==> 10-18 <==
==> flow/design.v <==
module alu_top (
    input             clk,
    input      [15:0] a,
    input      [15:0] b,
    input      [2:0]  opcode,
    input      [1:0]  mode,
    output reg [31:0] result,
    output reg        eq
);
    reg [15:0] a_q;
    reg [15:0] b_q;
    reg [2:0]  opcode_q;
    reg [1:0]  mode_q;
    wire [31:0] alu_out;
    wire        alu_eq;
    ALU u_alu (.a(a_q), .b(b_q), .opcode(opcode_q), .mode(mode_q),
               .outALU(alu_out), .eq(alu_eq));
    always @(posedge clk) begin
        a_q      <= a;
        b_q      <= b;
        opcode_q <= opcode;
        mode_q   <= mode;
        result   <= alu_out;
        eq       <= alu_eq;
    end
endmodule

`timescale 1ns / 1ps
module logic_unit(a,b,opcode,outlu,eq);
input [15:0] a;
input [15:0] b;
input [2:0] opcode;
output [31:0] outlu;
output eq;
reg [31:0] outlu;
reg eq;
always@(a,b,opcode)
begin
	case(opcode)
	3'b000: outlu = {16'h0000, (a & b)};
	3'b001: outlu = {16'h0000, (a | b)};
	3'b010: outlu = {16'h0000, (a ^ b)};
	3'b011: outlu = {16'h0000, (~ a)};	
	default outlu = 32'h00000000;
	endcase
end
always@(a,b)
begin
	if( a == b) begin
	eq = 1;
	end
	else begin
	eq = 0;
	end
end
endmodule
`timescale 1ns / 1ps
module arith(a,b,opcode,outau);
input [15:0] a;
input [15:0] b;
input [2:0] opcode;
output [31:0] outau;
reg [31:0] outau;
always@(a,b,opcode)
begin
	case(opcode)
	3'b000: outau = {16'h0000, a + b};
	3'b001: outau = a * b;
	3'b010: if (a > b) begin
		outau = a - b;
		end
		else begin
		outau = b - a;
		end
	3'b011: if (a > b) begin
		outau = (b == 16'h0000) ? 32'hFFFFFFFF : a / b;
		end
		else begin
		outau = (a == 16'h0000) ? 32'hFFFFFFFF : b / a;
		end
	3'b100: outau = a + 1;
	3'b101: outau = a - 1;
	default outau = 32'h00000000;
	endcase
end
endmodule
`timescale 1ns / 1ps
module crypto(a,opcode,outcu);
input [15:0] a;
input [2:0] opcode;
output reg [31:0] outcu;
integer i;
always@(a,opcode)
begin
	outcu = 32'h00000000;
	case(opcode)
    3'b000: outcu = (a>>1) ^ a;
    3'b001: begin
        for (i=0; i<16; i=i+1) begin
        outcu[i] = ^(a>>i);  
    end
    end
	default outcu = 32'h00000000;
	endcase
end   
endmodule
`timescale 1ns / 1ps
module ALU( a, b, opcode, mode, outALU, eq);
input [15:0] a;
input [15:0] b;
input [2:0] opcode;
input [1:0] mode;
output [31:0] outALU;
output  eq;
reg [31:0] outALU;
reg eq;
wire [31:0] outau;
wire [31:0] outlu;
wire [31:0] outcu;
wire teq;
arith a1 (.a(a), .b(b), .opcode(opcode), .outau(outau));
logic_unit l1 (.a(a), .b(b), .opcode(opcode), .outlu(outlu), .eq(teq));
crypto d1 (.a(a),.opcode(opcode), .outcu(outcu));
always@(*)
begin
	if(mode == 2'b00) begin
	outALU = outlu;
	end
	else if (mode == 2'b01) begin
	outALU = outau;
	end
	else if (mode == 2'b10) begin
	outALU = outcu;
	end
	else begin
	outALU = 32'h00000000;
	end
	eq = teq;
end
endmodule
==> flow/run.sh <==
#!/bin/bash
# the make line also repeats each setting of config.mk as NAME=value (left out here)
make -C /OpenROAD-flow-scripts/flow DESIGN_CONFIG=/design/flow/config.mk WORK_HOME=/design/flow/orfs CLKGATE_MAP_FILE= finish
==> flow/config.mk <==
export PLATFORM = sky130hd
export DESIGN_NAME = alu_top
export DESIGN_NICKNAME = alu_top
export VERILOG_FILES = /design/flow/design.v
export SDC_FILE = /design/flow/constraint.sdc
export NUM_CORES = 4
export LEC_CHECK = 0
export ABC_AREA = 1
export CAP_MARGIN = 15
export CORE_MARGIN = 4
export CORE_UTILIZATION = 72
export CTS_CLUSTER_DIAMETER = 362
export SETUP_SLACK_MARGIN = -1.63
export SLEW_MARGIN = 40
export TNS_END_PERCENT = 85
==> flow/constraint.sdc <==
create_clock -name core_clock -period 15.7 [get_ports {clk}]
set_input_delay 3.1400 -clock core_clock [delete_from_list [all_inputs] [get_ports {clk}]]
set_output_delay 3.1400 -clock core_clock [all_outputs]
set_load 0.01 [all_outputs]
==> 05-20 (differences from 10-18) <==
ABC_AREA = not set   (was 1)
CAP_MARGIN = 20   (was 15)
CORE_MARGIN = 2   (was 4)
CORE_UTILIZATION = 40   (was 72)
CTS_CLUSTER_DIAMETER = not set   (was 362)
SETUP_SLACK_MARGIN = not set   (was -1.63)
SLEW_MARGIN = 20   (was 40)
TNS_END_PERCENT = not set   (was 85)
==> flow/constraint.sdc (replaced) <==
create_clock -name core_clock -period 87.1 [get_ports {clk}]
set_input_delay 17.4200 -clock core_clock [delete_from_list [all_inputs] [get_ports {clk}]]
set_output_delay 17.4200 -clock core_clock [all_outputs]
set_load 0.01 [all_outputs]
==> notes <==
10-18 aborted during 3_5_place_dp. 05-20 finished clean. Against 10-18, the die size of 05-20 is larger by 63%. Synthesized cell count: 10-18 is higher than 05-20 (about 20%). Against 10-18, the area after synthesis of 05-20 is smaller by about 5.4%.
==> figures <==
| quantity | 10-18 | 05-20 |
|---|---|---|
| Outcome | did not finish | finished clean |
| Last stage reached | 3_5_place_dp | - |
| Dominant cell area share | 0.1914 | 0.2023 |
| Share of synthesized cell area in full adder, half adder and majority cells | 0.2934 | 0.3101 |
| Final Wtd Congestion | 1.133 | 0.9880 |
| Gate count of the mapped netlist | 5,895 | 4,948 |
| Fraction of the mapped netlist area in simple logic gates | 0.3035 | 0.2168 |
| XOR/XNOR Fraction of Synth Area | 0.07357 | 0.06337 |
| Mean instance size in the synthesized netlist | 6.564 µm² | 7.399 µm² |
| Cell with the most instances after synthesis | nand2_1 | ha_1 |
| Yosys cell count | 5,895 | 4,948 |
| Die width | 239.8 µm | 306.5 µm |
| Die Y-Extent | 239.8 µm | 306.5 µm |
| Std-Cell Rows | 84 | 110 |
| Unique cell types | 94 | 121 |
| Sequential fraction of the synthesis area | 0.03622 | 0.03828 |
| Total standard cell area after synthesis | 0.03869 mm² | 0.03661 mm² |
| Die Outline Area | 0.05751 mm² | 0.09396 mm² |
| MUX area fraction | 0.0002910 | 0.04358 |

========
==> job 808: inputs <==
Starts from the design.v that is shown in full above.
clock: 50.3 ns
lec_check: 0
abc_area: 1
cap_margin: 15
core_aspect_ratio: 0.5
core_margin: 4
core_utilization: 38
cts_cluster_diameter: 65
setup_slack_margin: 0.66
slew_margin: 20
tns_end_percent: 85
run.sh (not shown) runs the stock make flow with config.mk's settings and CLKGATE_MAP_FILE=.
==> job 7802: changes against job 808 <==
CAP_MARGIN = 20   (was 15)
CORE_ASPECT_RATIO = default   (was 0.5)
CORE_MARGIN = 2   (was 4)
CORE_UTILIZATION = 72   (was 38)
CTS_CLUSTER_DIAMETER = 397   (was 65)
CTS_CLUSTER_SIZE = 99   (was default)
SETUP_SLACK_MARGIN = default   (was 0.66)
TNS_END_PERCENT = default   (was 85)
==> flow/constraint.sdc (replaced) <==
create_clock -name core_clock -period 54.7 [get_ports {clk}]
set_input_delay 10.9400 -clock core_clock [delete_from_list [all_inputs] [get_ports {clk}]]
set_output_delay 10.9400 -clock core_clock [all_outputs]
set_load 0.01 [all_outputs]
==> results <==
Cell taking the most area after synthesis: job 808 sky130_fd_sc_hd__ha_1; job 7802 sky130_fd_sc_hd__ha_1
Placement Rows: job 808 82; job 7802 84
Die outline area: job 808 107000 um2; job 7802 55600 um2
Adder-cell area share of the yosys netlist: job 808 29.3%; job 7802 29.3%
Count of library flops with an enable pin: job 808 0; job 7802 0
Gpl congestion: job 808 0.965; job 7802 1.16
Area fraction in and, or, nand and nor cells: job 808 30.4%; job 7802 30.4%
Initial core utilization: job 808 38.5%; job 7802 73.2%
Height of the die: job 808 234 um; job 7802 236 um
Outcome: job 808 failed layout checks; job 7802 aborted with a tool error
Last stage reached: job 808 -; job 7802 detailed placement (3_5_place_dp)
Layout check failures: job 808 setup timing; job 7802 -
Largest type area fraction: job 808 19.1%; job 7802 19.1%
Mean instance size in the synthesized netlist: job 808 6.56 um2; job 7802 6.56 um2
CORE AREA: job 808 101000 um2; job 7802 52900 um2
Chip width: job 808 459 um; job 7802 236 um

========
==> run a <==
// alu_top: RTL as listed in full above, without the edits since
clock: 83.8 ns
lec_check: 0
cap_margin: 20
core_margin: 2
core_utilization: 72
cts_cluster_diameter: 333
max_routing_layer: met4
slew_margin: 20
==> run b: changes against run a <==
CORE_UTILIZATION = 58   (was 72)
CTS_CLUSTER_DIAMETER = not set   (was 333)
MAX_ROUTING_LAYER = not set   (was met4)
==> flow/constraint.sdc (replaced) <==
create_clock -name core_clock -period 73.8 [get_ports {clk}]
set_input_delay 14.7600 -clock core_clock [delete_from_list [all_inputs] [get_ports {clk}]]
set_output_delay 14.7600 -clock core_clock [all_outputs]
set_load 0.01 [all_outputs]
==> run c: changes against run a <==
ABC_AREA = 1   (was not set)
CAP_MARGIN = 0   (was 20)
CORE_MARGIN = 4   (was 2)
CTS_CLUSTER_DIAMETER = 362   (was 333)
MAX_ROUTING_LAYER = not set   (was met4)
SETUP_SLACK_MARGIN = 1.22   (was not set)
SLEW_MARGIN = 40   (was 20)
TNS_END_PERCENT = 85   (was not set)
==> flow/constraint.sdc (replaced) <==
create_clock -name core_clock -period 15.7 [get_ports {clk}]
set_input_delay 3.1400 -clock core_clock [delete_from_list [all_inputs] [get_ports {clk}]]
set_output_delay 3.1400 -clock core_clock [all_outputs]
set_load 0.01 [all_outputs]
==> run d: changes against run a <==
CORE_UTILIZATION = 69   (was 72)
CTS_CLUSTER_DIAMETER = not set   (was 333)
MAX_ROUTING_LAYER = not set   (was met4)
==> flow/constraint.sdc (replaced) <==
create_clock -name core_clock -period 54.7 [get_ports {clk}]
set_input_delay 10.9400 -clock core_clock [delete_from_list [all_inputs] [get_ports {clk}]]
set_output_delay 10.9400 -clock core_clock [all_outputs]
set_load 0.01 [all_outputs]
==> flow_summary.json <==
{
  "fa_ha_area_share_pct": 29.34,
  "synth.most_common_cell": "nand2_1",
  "error_line": "[ERROR DPL-0033] detailed placement checks failed during check placement.",
  "die_x_um": 239.8,
  "chipArea_um2": 57510,
  "synthTopLogicFamily": "simple AND/OR/NAND/NOR gates",
  "simple_gate_share_pct": 30.35,
  "synth.area.mux_share_pct": 0.02910,
  "place_congestion": 1.154,
  "status": "did not finish",
  "stop_stage": "detailed placement",
  "row_count": 84,
  "yosysChipArea_um2": 38690
}
-- figures above: run c

==> flow_summary.json <==
{
  "status": "did not finish",
  "stop_stage": "global routing",
  "synth.area.mux_share_pct": 4.358,
  "yosysChipArea_um2": 36610,
  "simple_gate_share_pct": 21.68,
  "row_count": 82,
  "synthTopLogicFamily": "adder cells",
  "synth.most_common_cell": "ha_1",
  "place_congestion": 1.182,
  "chipArea_um2": 52670
}
-- figures above: run a

==> flow_summary.json <==
{
  "status": "did not finish",
  "stop_stage": "global routing",
  "error_line": "[ERROR GRT-0232] Routing congestion too high. Check the congestion heatmap in the GUI.",
  "row_count": 92,
  "simple_gate_share_pct": 21.68,
  "yosysChipArea_um2": 36610,
  "synth.most_common_cell": "ha_1",
  "place_congestion": 1.044,
  "fa_ha_area_share_pct": 31.01,
  "synth.area.mux_share_pct": 4.358,
  "chipArea_um2": 65140,
  "num_io_pins": 71,
  "synthTopLogicFamily": "adder cells"
}
-- figures above: run b

==> flow_summary.json <==
{
  "edf_count": 0,
  "synthTopCellsByCount": "592 x ha_1, 527 x nand2_1, 500 x nor2_1, 352 x inv_1, 308 x a21oi_1",
  "chipArea_um2": 54920,
  "place_inst": 6973,
  "yosysChipArea_um2": 36610,
  "core_util_floorplan_pct": 69.66,
  "stop_stage": "clock tree synthesis",
  "synthTopLogicFamily": "adder cells",
  "synth.area.mux_share_pct": 4.358,
  "error_line": "[ERROR DPL-0038] Utilization greater than 100%, impossible to legalize",
  "fa_ha_area_share_pct": 31.01,
  "synth.most_common_cell": "ha_1",
  "simple_gate_share_pct": 21.68,
  "place_congestion": 1.156,
  "die_x_um": 234.3,
  "row_count": 84,
  "status": "did not finish",
  "flop_cell": "dfxtp_1"
}
-- figures above: run d


========
==> inputs of v29 <==
// alu_top: RTL as listed in full above, without the edits since
==> flow/config.mk <==
export PLATFORM = sky130hd
export DESIGN_NAME = alu_top
export DESIGN_NICKNAME = alu_top
export VERILOG_FILES = /design/flow/design.v
export SDC_FILE = /design/flow/constraint.sdc
export NUM_CORES = 4
export LEC_CHECK = 0
export ABC_AREA = 1
export CAP_MARGIN = 0
export CORE_MARGIN = 4
export CORE_UTILIZATION = 72
export CTS_CLUSTER_DIAMETER = 362
export HOLD_SLACK_MARGIN = 0.3
export SETUP_SLACK_MARGIN = 1.22
export SLEW_MARGIN = 40
export TNS_END_PERCENT = 85
==> flow/constraint.sdc <==
create_clock -name core_clock -period 15.7 [get_ports {clk}]
set_input_delay 3.1400 -clock core_clock [delete_from_list [all_inputs] [get_ports {clk}]]
set_output_delay 3.1400 -clock core_clock [all_outputs]
set_load 0.01 [all_outputs]
==> v23 (differences from v29) <==
ABC_AREA = unset   (was 1)
CAP_MARGIN = 20   (was 0)
CORE_MARGIN = 2   (was 4)
CTS_CLUSTER_DIAMETER = 363   (was 362)
CTS_CLUSTER_SIZE = 41   (was unset)
HOLD_SLACK_MARGIN = unset   (was 0.3)
MAX_ROUTING_LAYER = met4   (was unset)
SETUP_SLACK_MARGIN = unset   (was 1.22)
SLEW_MARGIN = 20   (was 40)
TNS_END_PERCENT = unset   (was 85)
==> flow/constraint.sdc (replaced) <==
create_clock -name core_clock -period 83.8 [get_ports {clk}]
set_input_delay 16.7600 -clock core_clock [delete_from_list [all_inputs] [get_ports {clk}]]
set_output_delay 16.7600 -clock core_clock [all_outputs]
set_load 0.01 [all_outputs]
==> v9 (differences from v29) <==
CAP_MARGIN = 15   (was 0)
CELL_PAD_IN_SITES_GLOBAL_PLACEMENT = 3   (was unset)
CORE_MARGIN = 9   (was 4)
CORE_UTILIZATION = 34   (was 72)
CTS_CLUSTER_DIAMETER = 44   (was 362)
CTS_CLUSTER_SIZE = 40   (was unset)
HOLD_SLACK_MARGIN = unset   (was 0.3)
SETUP_SLACK_MARGIN = 0.66   (was 1.22)
SLEW_MARGIN = 20   (was 40)
==> flow/constraint.sdc (replaced) <==
create_clock -name core_clock -period 50.3 [get_ports {clk}]
set_input_delay 10.0600 -clock core_clock [delete_from_list [all_inputs] [get_ports {clk}]]
set_output_delay 10.0600 -clock core_clock [all_outputs]
set_load 0.01 [all_outputs]
==> v15 (differences from v29) <==
ABC_AREA = unset   (was 1)
CAP_MARGIN = 20   (was 0)
CELL_PAD_IN_SITES_DETAIL_PLACEMENT = 2   (was unset)
CORE_MARGIN = 2   (was 4)
CORE_UTILIZATION = 40   (was 72)
CTS_CLUSTER_DIAMETER = unset   (was 362)
HOLD_SLACK_MARGIN = unset   (was 0.3)
SETUP_SLACK_MARGIN = unset   (was 1.22)
SLEW_MARGIN = 20   (was 40)
TNS_END_PERCENT = 45   (was 85)
==> flow/constraint.sdc (replaced) <==
create_clock -name core_clock -period 90.0 [get_ports {clk}]
set_input_delay 18.0000 -clock core_clock [delete_from_list [all_inputs] [get_ports {clk}]]
set_output_delay 18.0000 -clock core_clock [all_outputs]
set_load 0.01 [all_outputs]
==> results <==
Routability congestion estimate: v23 1.18; v29 1.15; v9 0.911; v15 1.05
CTS root buf: v23 clkbuf_16; v29 -; v9 clkbuf_16; v15 clkbuf_16
Aoi/oai-family share of the synthesized area: v23 0.270; v29 0.164; v9 0.164; v15 0.270
Cell Rows: v23 82; v29 84; v9 123; v15 110
Area after DPL: v23 41,400 um2; v29 -; v9 54,300 um2; v15 41,000 um2
Multiplexer share of the synthesized area: v23 0.0436; v29 0.000291; v9 0.000291; v15 0.0436
Overall chip area: v23 52,700 um2; v29 57,500 um2; v9 126,000 um2; v15 94,000 um2
Ys cells: v23 4,948; v29 5,895; v9 5,895; v15 4,948
Chip Height: v23 229 um; v29 240 um; v9 355 um; v15 307 um
HPWL reported at the end of detailed placement: v23 100 mm; v29 -; v9 124 mm; v15 177 mm
Area share of and/or/nand/nor cells after synthesis: v23 0.217; v29 0.304; v9 0.304; v15 0.217
Number of setup buffers added after CTS: v23 68; v29 -; v9 455; v15 149
Buffer depth of the longest clock path: v23 2; v29 -; v9 2; v15 2
Run status: v23 did not finish; v29 did not finish; v9 failed layout checks; v15 did not finish
Failing step: v23 global routing; v29 detailed placement; v9 -; v15 global routing
Reasons for failing layout checks: v23 -; v29 -; v9 negative setup slack; v15 -
Average cell area after synthesis: v23 7.40 um2; v29 6.56 um2; v9 6.56 um2; v15 7.40 um2
Worst setup timing slack at the placement stage: v23 -3.57 ns; v29 -; v9 -23.97 ns; v15 -11.13 ns
Standard cell core area: v23 50,200 um2; v29 52,900 um2; v9 113,000 um2; v15 90,400 um2
Share of synthesized area occupied by flip-flops and latches: v23 0.0383; v29 0.0362; v9 0.0362; v15 0.0383
Clock sink count: v23 70; v29 -; v9 70; v15 70
Netlist Area Pre-Place: v23 36,600 um2; v29 38,700 um2; v9 38,700 um2; v15 36,600 um2
Xor/xnor cell area share of the yosys netlist: v23 0.0634; v29 0.0736; v9 0.0736; v15 0.0634
FP Util: v23 0.730; v29 0.732; v9 0.343; v15 0.405
TritonCTS buffer count: v23 9; v29 -; v9 9; v15 9
Total cell area reported by yosys after synthesis: v23 36,600 um2; v29 38,700 um2; v9 38,700 um2; v15 36,600 um2
Placed instance count: v23 5,898; v29 -; v9 9,020; v15 6,330
